job 7522:
Design archon_top, start of the top module:
module archon_top (
    input wire clk,
    input wire reset,  
    input wire [15:0] external_entropy_in,  
    input wire [7:0] analog_entropy_raw,    
    input wire [1:0] ml_predicted_action,  
    input wire ml_risk_flag_top,           
    input wire manual_lock_top,            
    input wire analog_lock_override,
    input wire analog_flush_override,
    input wire quantum_override_signal,  
    input wire [1:0] mission_profile,          
    input wire override_authentication_valid,  
    input wire [7:0] entropy_threshold_fsm,    
    output wire [3:0] cpu_debug_pc,
    output wire [15:0] cpu_debug_instr,
    output wire cpu_debug_stall,
    output wire cpu_debug_flush,
    output wire cpu_debug_lock,
    output wire [7:0] cpu_debug_fsm_entropy_log,
    output wire [2:0] cpu_debug_fsm_instr_type_log,
    output wire cpu_debug_hazard_flag,
    output wire [1:0] cpu_debug_fsm_state,
    output wire cpu_debug_shock_detected,
    output wire [1:0] cpu_debug_classified_entropy,
    output wire system_enable_fire_pulse  
);
clock: 14.9 ns
lec_check: 0
cap_margin: 0
cell_pad_in_sites_detail_placement: 1
core_margin: 2
core_utilization: 23
gpl_routability_driven: 1
gpl_timing_driven: 0
hold_slack_margin: -0.07
place_density: 0.73
setup_slack_margin: 1.88
slew_margin: 40
run.sh (not shown) runs the stock make flow with config.mk's settings and CLKGATE_MAP_FILE=.
[inputs] job 5073 vs job 7522
Settings: GPL_ROUTABILITY_DRIVEN: 1 -> unset; SETUP_SLACK_MARGIN: 1.88 -> unset; CORE_UTILIZATION: 23 -> 66; GPL_TIMING_DRIVEN: 0 -> unset; CELL_PAD_IN_SITES_DETAIL_PLACEMENT: 1 -> unset; HOLD_SLACK_MARGIN: -0.07 -> unset; SLEW_MARGIN: 40 -> 20; PLACE_DENSITY: 0.73 -> unset; CAP_MARGIN: 0 -> 20; the clock period (ns, I/O delays scaled along): 14.9 -> 13.0.
--- outcome ---
- Job 5073 finished end to end and its layout was clean on timing, DRC and antenna.
- Compared with job 7522, in job 5073 sequential fraction of total cell area +2.2 points.
- Per the comparison of job 5073 with job 7522, logic depth of the worst setup path including buffers decreased by 4 relative to the old numbers; met2 demand-to-capacity share in global routing saw an increase.
- On wire length: job 5073 sits below job 7522.
- [job 5073] count of inserted antenna diode cells fell 1 relative to job 7522
- Taking job 7522 as 1.0, job 5073 lands at 0.71 on HPWL reported at the end of detailed placement.
- For job 5073, the cell with the largest stage delay on the worst path was sky130_fd_sc_hd__fa_1, unlike job 7522, where it was sky130_fd_sc_hd__fa_2.
- From job 7522 to job 5073 the numbers moved as follows: average wire length per cell after detail routing saw a decrease.
Edits applied to the flow inputs when going from job 5073 to job 5919:
Settings: swapping 66 for 44 in CORE_UTILIZATION; swapping 13.0 for 6.73 in the clock period (ns, I/O delays scaled along).
Findings:
The final report for job 5919 shows a completed flow and a layout that fails verification, specifically negative setup slack.
Job 5073 has a lower growth of design area from synthesis to finish than job 5919.
Compared with job 5073, job 5919 degrades hold slack.
There was hardly any difference in area after synthesis between job 5073 and job 5919.
| share of the core filled by cells before placement | job 5919 vs job 5073 | 22 points lower |
Summary of job 5919 over job 5073: synthesis area per yosys did not really move, routability congestion estimate from global placement went down.
--- input diff job 5919..job 311 ---
Settings: a change of CORE_UTILIZATION from 44 to 52; a change of the clock period (ns, I/O delays scaled along) from 6.73 to 10.1.
Results
- No crash in job 311: every stage finished, but the layout fails its final checks due to negative setup slack.
- | data-path buffer share of cell area in the final layout | lower: job 311 |
- [job 311 vs job 5919] summed area of non-filler cells in the final layout: lower in job 311
- Job 311: synthesis-to-layout area growth lower than job 5919
- Maximum number of pins on one net before global-route repair: job 311 vs job 5919 up 32
- Job 311 vs job 5919 — row count dropped by a little under 10%


Starting RTL as in the previous note.
Settings: LEC_CHECK=0, ABC_AREA=1, CAP_MARGIN=15, CORE_ASPECT_RATIO=0.99, CORE_MARGIN=2, CORE_UTILIZATION=68, CTS_CLUSTER_SIZE=32, MAX_ROUTING_LAYER=met4, SLEW_MARGIN=15, TNS_END_PERCENT=95; clock period 14.1 ns.
The first run finished clean.
Then changed:
CORE_ASPECT_RATIO = 0.95   (was 0.99)
CORE_UTILIZATION = 72   (was 68)
CTS_CLUSTER_SIZE = 15   (was 32)
PLACE_DENSITY_LB_ADDON = 0.06   (was not set)
SETUP_SLACK_MARGIN = 0.93   (was not set)
clock period = 9.96 ns   (was 14.1 ns; I/O delays follow)
Outcome:
- The new run finished but failed the layout checks on setup timing
- via count went up by about 9%
- sequential share of layout area went down by 1.5 points
- die area went down by 5.4%
- clock-buffer cell count went down by 10
- register-to-register slack degrades by 6.2 ns
- cell area went up by about 5%
- flip-flop count does not change
- clock skew went down by 0.016 ns
- worst hold slack improves by 0.0089 ns
- non-clock buffer count went up by 103
Then changed:
CORE_ASPECT_RATIO = 1.13   (was 0.95)
CORE_MARGIN = 9   (was 2)
CORE_UTILIZATION = 51   (was 72)
CTS_CLUSTER_SIZE = not set   (was 15)
PLACE_DENSITY_LB_ADDON = 0.22   (was 0.06)
SETUP_SLACK_MARGIN = not set   (was 0.93)
clock period = 17.6 ns   (was 9.96 ns; I/O delays follow)
- The changed run passed the timing, DRC and antenna checks
- core utilization went down by 27 points
- die size rises by 58%
- clock skew rises by 0.0063 ns
- global-route usage went down by 20 points
- flip-flop count is unchanged
- setup slack gets better by 2.9 ns
- hold slack is worse by 0.0055 ns
- clock-buffer cell count grows by 5
- sequential share of layout area came out higher by 1.4 points
- final area drops by 4.3%
Then changed:
CORE_MARGIN = 2   (was 9)
CORE_UTILIZATION = 72   (was 51)
CTS_CLUSTER_SIZE = 15   (was not set)
PLACE_DENSITY_LB_ADDON = 0.06   (was 0.22)
clock period = 10.5 ns   (was 17.6 ns; I/O delays follow)
With this change the flow completed and failed the layout checks on setup timing.
Clock skew stays flat.
Wire length went up by a little under a tenth.
Cell count went down by a few percent.
Worst hold slack degrades by 0.012 ns.
Core utilization went up by 24 points.
Final area went up slightly.
Synthesized area stays the same.
Sequential cell count is unchanged.
Then changed:
CORE_UTILIZATION = 70   (was 72)
PLACE_DENSITY_LB_ADDON = not set   (was 0.06)
clock period = 11.1 ns   (was 10.5 ns; I/O delays follow)
=> With this change the flow produced a clean layout; design area stays flat; die size rises by 2.8%; worst hold slack gets better by 0.0098 ns; worst setup slack gets better by 0.43 ns; global-route usage falls by 1.5 points.


Starting RTL as in the previous note.
Settings: LEC_CHECK=0, CAP_MARGIN=20, CORE_MARGIN=2, CORE_UTILIZATION=40, CTS_CLUSTER_SIZE=10, SETUP_SLACK_MARGIN=1.94, SLEW_MARGIN=20; clock period 7.28 ns.
The first run completed, yet does not pass: setup timing.
Then changed:
Settings changed: CORE_UTILIZATION 40 to 70, CTS_CLUSTER_SIZE 10 to not set, SETUP_SLACK_MARGIN 1.94 to not set.
Clock period 7.28 ns to 6.22 ns, I/O delays scaled along.
=>
- The changed run ran to the end with violations: setup timing
- global-route usage is higher by 17 points
- clock skew is lower by 21 ps
- non-clock buffer count is higher by 15
Then changed:
Settings changed: ABC_AREA set to 1, CORE_UTILIZATION 70 to 72.
Clock period 6.22 ns to 23.9 ns, I/O delays scaled along.
This time the run produced a clean layout.
Core utilization falls by 3.3 points.
Setup slack gets better by 8300 ps.
Die area is lower by 8.5%.
Clock skew barely changes.
Area after synthesis fell by 6.0%.
Sequential cell count is unchanged.
Final cell count grows by 3.7%.
First-iteration DRC count fell by 18%.


== wip/juniper ==
archon_top again, from the RTL that the note above started with.
make LEC_CHECK=0 CAP_MARGIN=20 CORE_MARGIN=2 CORE_UTILIZATION=66 SLEW_MARGIN=20 finish   # period 13.2 ns
For wip/delta, these inputs were changed with respect to wip/juniper:
-- flow/config.mk --
<<< wip/juniper, line 9
export CORE_MARGIN = 2
export CORE_UTILIZATION = 66
export SLEW_MARGIN = 20
>>> wip/delta, line 9
export CORE_MARGIN = 2
export CORE_UTILIZATION = 34
export SLEW_MARGIN = 20
==> flow/constraint.sdc <==
create_clock -name core_clock -period 20.9 [get_ports {clk}]
set_input_delay 4.1800 -clock core_clock [delete_from_list [all_inputs] [get_ports {clk}]]
set_output_delay 4.1800 -clock core_clock [all_outputs]
set_load 0.01 [all_outputs]
- Side by side, floorplan die width turned out higher in wip/delta than in wip/juniper.
- Every stage of the flow completed for wip/delta, and the final layout passed the timing, DRC and antenna checks.
- On layout overhead on the synthesized area, the higher figure sits with wip/delta, not wip/juniper.
- Compared with wip/juniper, wip/delta shows a lower global-route wire length before repair.
- From wip/juniper to wip/delta, post-synth area from yosys stat did not move at all.
- Summary of wip/delta over wip/juniper: final cell count without fillers saw an increase; cell area now sits higher.
- After detailed routing, wip/juniper needs less wire than wip/delta.
[inputs] wip/pepper vs wip/delta
-- flow/config.mk --
<<< wip/delta, line 9
export CORE_MARGIN = 2
export CORE_UTILIZATION = 34
export SLEW_MARGIN = 20
>>> wip/pepper, line 9
export CORE_MARGIN = 2
export CORE_UTILIZATION = 71
export CTS_CLUSTER_SIZE = 35
export SLEW_MARGIN = 20
==> flow/constraint.sdc <==
create_clock -name core_clock -period 11.0 [get_ports {clk}]
set_input_delay 2.2000 -clock core_clock [delete_from_list [all_inputs] [get_ports {clk}]]
set_output_delay 2.2000 -clock core_clock [all_outputs]
set_load 0.01 [all_outputs]
Results
wip/pepper gives less longest individual stage delay on the worst path than wip/delta did. Per the comparison of wip/pepper with wip/delta, remaining antenna violation count after routing was more or less identical; worst hold slack was more or less identical; total negative setup slack went down by 0.11 ns; utilization of the core after routing went up by 41 points. Complete run, failing final checks: wip/pepper, reason setup timing.
For wip/indigo, these inputs were changed with respect to wip/pepper:
-- flow/config.mk --
<<< wip/pepper, line 9
export CORE_MARGIN = 2
export CORE_UTILIZATION = 71
export CTS_CLUSTER_SIZE = 35
export SLEW_MARGIN = 20
>>> wip/indigo, line 9
export CORE_MARGIN = 2
export CORE_UTILIZATION = 40
export SLEW_MARGIN = 20
==> flow/constraint.sdc <==
create_clock -name core_clock -period 17.8 [get_ports {clk}]
set_input_delay 3.5600 -clock core_clock [delete_from_list [all_inputs] [get_ports {clk}]]
set_output_delay 3.5600 -clock core_clock [all_outputs]
set_load 0.01 [all_outputs]
### Flow results
Although wip/pepper finished all stages, its layout failed final checks on setup timing. wip/indigo: full flow OK, the timing, DRC and antenna checks passed. wip/indigo against wip/pepper: setup clock skew after layout up 0.0081 ns; sequential share of layout area did not really move. wip/pepper → wip/indigo: all-layer global routing usage lower; highest fanout seen on the critical path climbed 15; share of the final layout cell area in multi-input gates fell 0.76 points.
> inputs changed (wip/indigo -> wip/lagoon)
-- flow/config.mk --
<<< wip/indigo, line 10
export CORE_UTILIZATION = 40
export SLEW_MARGIN = 20
>>> wip/lagoon, line 10
export CORE_UTILIZATION = 40
export SETUP_SLACK_MARGIN = 3.06
export SLEW_MARGIN = 20
==> flow/constraint.sdc <==
create_clock -name core_clock -period 13.1 [get_ports {clk}]
set_input_delay 2.6200 -clock core_clock [delete_from_list [all_inputs] [get_ports {clk}]]
set_output_delay 2.6200 -clock core_clock [all_outputs]
set_load 0.01 [all_outputs]
[compare] base=wip/indigo new=wip/lagoon: final wirelength shows an increase of 2.1%.
Taking wip/indigo as the reference point, the number of instances in the placed design of wip/lagoon rises by about 1.1%.
Sort wip/indigo and wip/lagoon by amount of wire on met2 after detailed routing, descending, and wip/lagoon comes first.
Total half-perimeter wirelength after legalization and detailed placement ended up about 1.8% higher on wip/lagoon than on wip/indigo.


== v39 ==
Starting RTL as in the previous note.
clock: 10.2 ns
lec_check: 0
abc_area: 0
cap_margin: 15
cell_pad_in_sites_detail_placement: 2
cell_pad_in_sites_global_placement: 3
core_aspect_ratio: 0.56
core_margin: 4
core_utilization: 69
cts_cluster_size: 75
gpl_routability_driven: 0
max_routing_layer: met5
place_density_lb_addon: 0.22
setup_slack_margin: 1.76
slew_margin: 0
tns_end_percent: 95
Run status, v39: aborted in global placement without I/O, error FLW-0024
## Diff of input files: v23 against v39
Settings: TNS_END_PERCENT removed (was 95); SETUP_SLACK_MARGIN removed (was 1.76); ABC_AREA removed (was 0); CELL_PAD_IN_SITES_DETAIL_PLACEMENT removed (was 2); SLEW_MARGIN changed from 0 to 20; CORE_MARGIN changed from 4 to 2; GPL_ROUTABILITY_DRIVEN removed (was 0); CELL_PAD_IN_SITES_GLOBAL_PLACEMENT removed (was 3); CORE_ASPECT_RATIO removed (was 0.56); PLACE_DENSITY_LB_ADDON removed (was 0.22); MAX_ROUTING_LAYER removed (was met5); CTS_CLUSTER_SIZE removed (was 75); CORE_UTILIZATION changed from 69 to 72; the clock period (ns, I/O delays scaled along) changed from 10.2 to 11.0.
Findings:
Taking v39 as the reference, in v23 count of distinct cell types in the synthesized netlist held; floorplan core density rose 2.8 points; Yosys chip area shows no meaningful change. Mean cell area of the mapped netlist: v23 vs v39 identical. v39 -> v23: synthesized-area fraction occupied by and/or/nand/nor cells delta 0, exact match. Die span in y for v23: about 27% up relative to v39. Number of cell rows delta for v23 relative to v39: 31% higher. Diff v39 -> v23 | die area | decrease of about 8%. On area of the placeable core, v39 loses to v23. v23 against v39; horizontal die dimension is down by more than a quarter. [flow] v23 | stages: complete | final checks: fail | reason: setup timing.
Edits applied to the flow inputs when going from v23 to v51:
Settings: putting ABC_AREA at 1 where nothing was set; putting CTS_CLUSTER_SIZE at 100 where nothing was set; swapping 11.0 for 9.88 in the clock period (ns, I/O delays scaled along).
==> results <==
The final report for v51 shows a completed flow and a layout that fails verification, specifically setup timing.
The higher total length of routed met3 wires came out of v51.
v23 → v51: number of buffer and inverter instances along the worst setup path rose by 1; number of stages on the worst hold path held; total of cells resized after clock tree synthesis moved down.
Setup changes, v51 to v20
Settings: changing CAP_MARGIN from 15 to 20; removing CTS_CLUSTER_SIZE (formerly 100); removing ABC_AREA (formerly 1); changing CORE_UTILIZATION from 72 to 52.
- The flow completed for v20, but it is not clean: the layout still shows setup timing.
- Relative to v51, the met1 global-route usage of v20 is lower by 10 points.
- Count of multi-input combinational gates on v20 is down relative to v51.
- In terms of worst hold margin, v51 and v20 differ only marginally.
- Instance count on the critical path down 23% in v20 wrt v51
- Diff v51 -> v20: register-to-register slack shrank by 0.09 ns; overflow left after global routing has remained practically unchanged; number of tapcells rose about 50%; worst setup slack dropped 0.44 ns.
- | non-clock buffer count | higher: v20 |
- Summary of v20 over v51: core utilization shows a reduction of 23 points.


Setup of lane 1:
archon_top again, from the RTL that the note above started with.
export LEC_CHECK = 0
export ABC_AREA = 1
export CAP_MARGIN = 15
export CORE_ASPECT_RATIO = 0.99
export CORE_MARGIN = 2
export CORE_UTILIZATION = 57
export CTS_CLUSTER_SIZE = 32
export MAX_ROUTING_LAYER = met4
export PLACE_DENSITY_LB_ADDON = 0.22
export SLEW_MARGIN = 15
export TNS_END_PERCENT = 95
create_clock -name core_clock -period 12.2 [get_ports {clk}]
Lane 1 has completed all stages; timing, DRC and antenna checks passed.
### lane 1 -> lane 2
- PLACE_DENSITY_LB_ADDON: 0.22 -> 0.06
- CORE_ASPECT_RATIO: 0.99 -> 0.96
- CORE_UTILIZATION: 57 -> 72
- CTS_CLUSTER_DIAMETER: unset -> 381
- CTS_CLUSTER_SIZE: 32 -> 15
- the clock period (ns, I/O delays scaled along): 12.2 -> 9.88
In lane 2 the implementation completed, yet the final layout does not meet the checks, the culprit being setup timing. Re setup TNS: lane 2 is 0.69 ns down on lane 1. Lane 2 ends up with a wire length on met2 that is 360 microns higher than in lane 1. Compared with lane 1, lane 2 shows routability congestion estimate higher by about 2.2%. In the floorplan summary, lane 2 is listed with a die area less than that of lane 1. Lane 2 has post-layout worst setup margin below what lane 1 had. Lane 2 vs lane 1: number of clock buffers inserted by TritonCTS down by more than a quarter. For the area added between synthesis and finish, lane 2 came in 0.49 points lower than lane 1 did.
The inputs of lane 3 differ from those of lane 2 as listed below.
- setting GPL_ROUTABILITY_DRIVEN to 0 for the first time
- setting SETUP_SLACK_MARGIN to -0.2 for the first time
- setting HOLD_SLACK_MARGIN to 0.29 for the first time
==> results <==
From the logs: lane 3 reached the end of the flow and failed the layout checks with setup timing.
Lane 3 — post-CTS setup buffer count 16 higher, lane 2 as reference
In the reports for lane 3 and lane 2, the larger number of iterations in the first detailed-routing pass belongs to lane 3.
For the post-route minimum period, lane 3 came in 0.079 ns lower than lane 2 did.
Hold slack: lane 3 < lane 2
Edits applied to the flow inputs when going from lane 3 to lane 4:
- clearing PLACE_DENSITY_LB_ADDON, which used to be 0.06
- clearing SETUP_SLACK_MARGIN, which used to be -0.2
- clearing CTS_CLUSTER_SIZE, which used to be 15
- clearing HOLD_SLACK_MARGIN, which used to be 0.29
- swapping 72 for 64 in CORE_UTILIZATION
- clearing CTS_CLUSTER_DIAMETER, which used to be 381
- clearing GPL_ROUTABILITY_DRIVEN, which used to be 0
- swapping 0.96 for 1.13 in CORE_ASPECT_RATIO
- swapping 9.88 for 13.7 in the clock period (ns, I/O delays scaled along)
### Flow results
Launching element of the worst setup path: ml_predicted_action[1] -> lane 4, ml_predicted_action[0] -> lane 3. No stage failed in lane 4, and the final checks on the layout all came back clean. Delta(wire length on met1, lane 4 - lane 3) > 0. Delta (lane 4 minus lane 3): area used by multi-input combinational logic went down; critical path depth went down. Going from lane 3 to lane 4, setup slack grows by 1.43 ns.
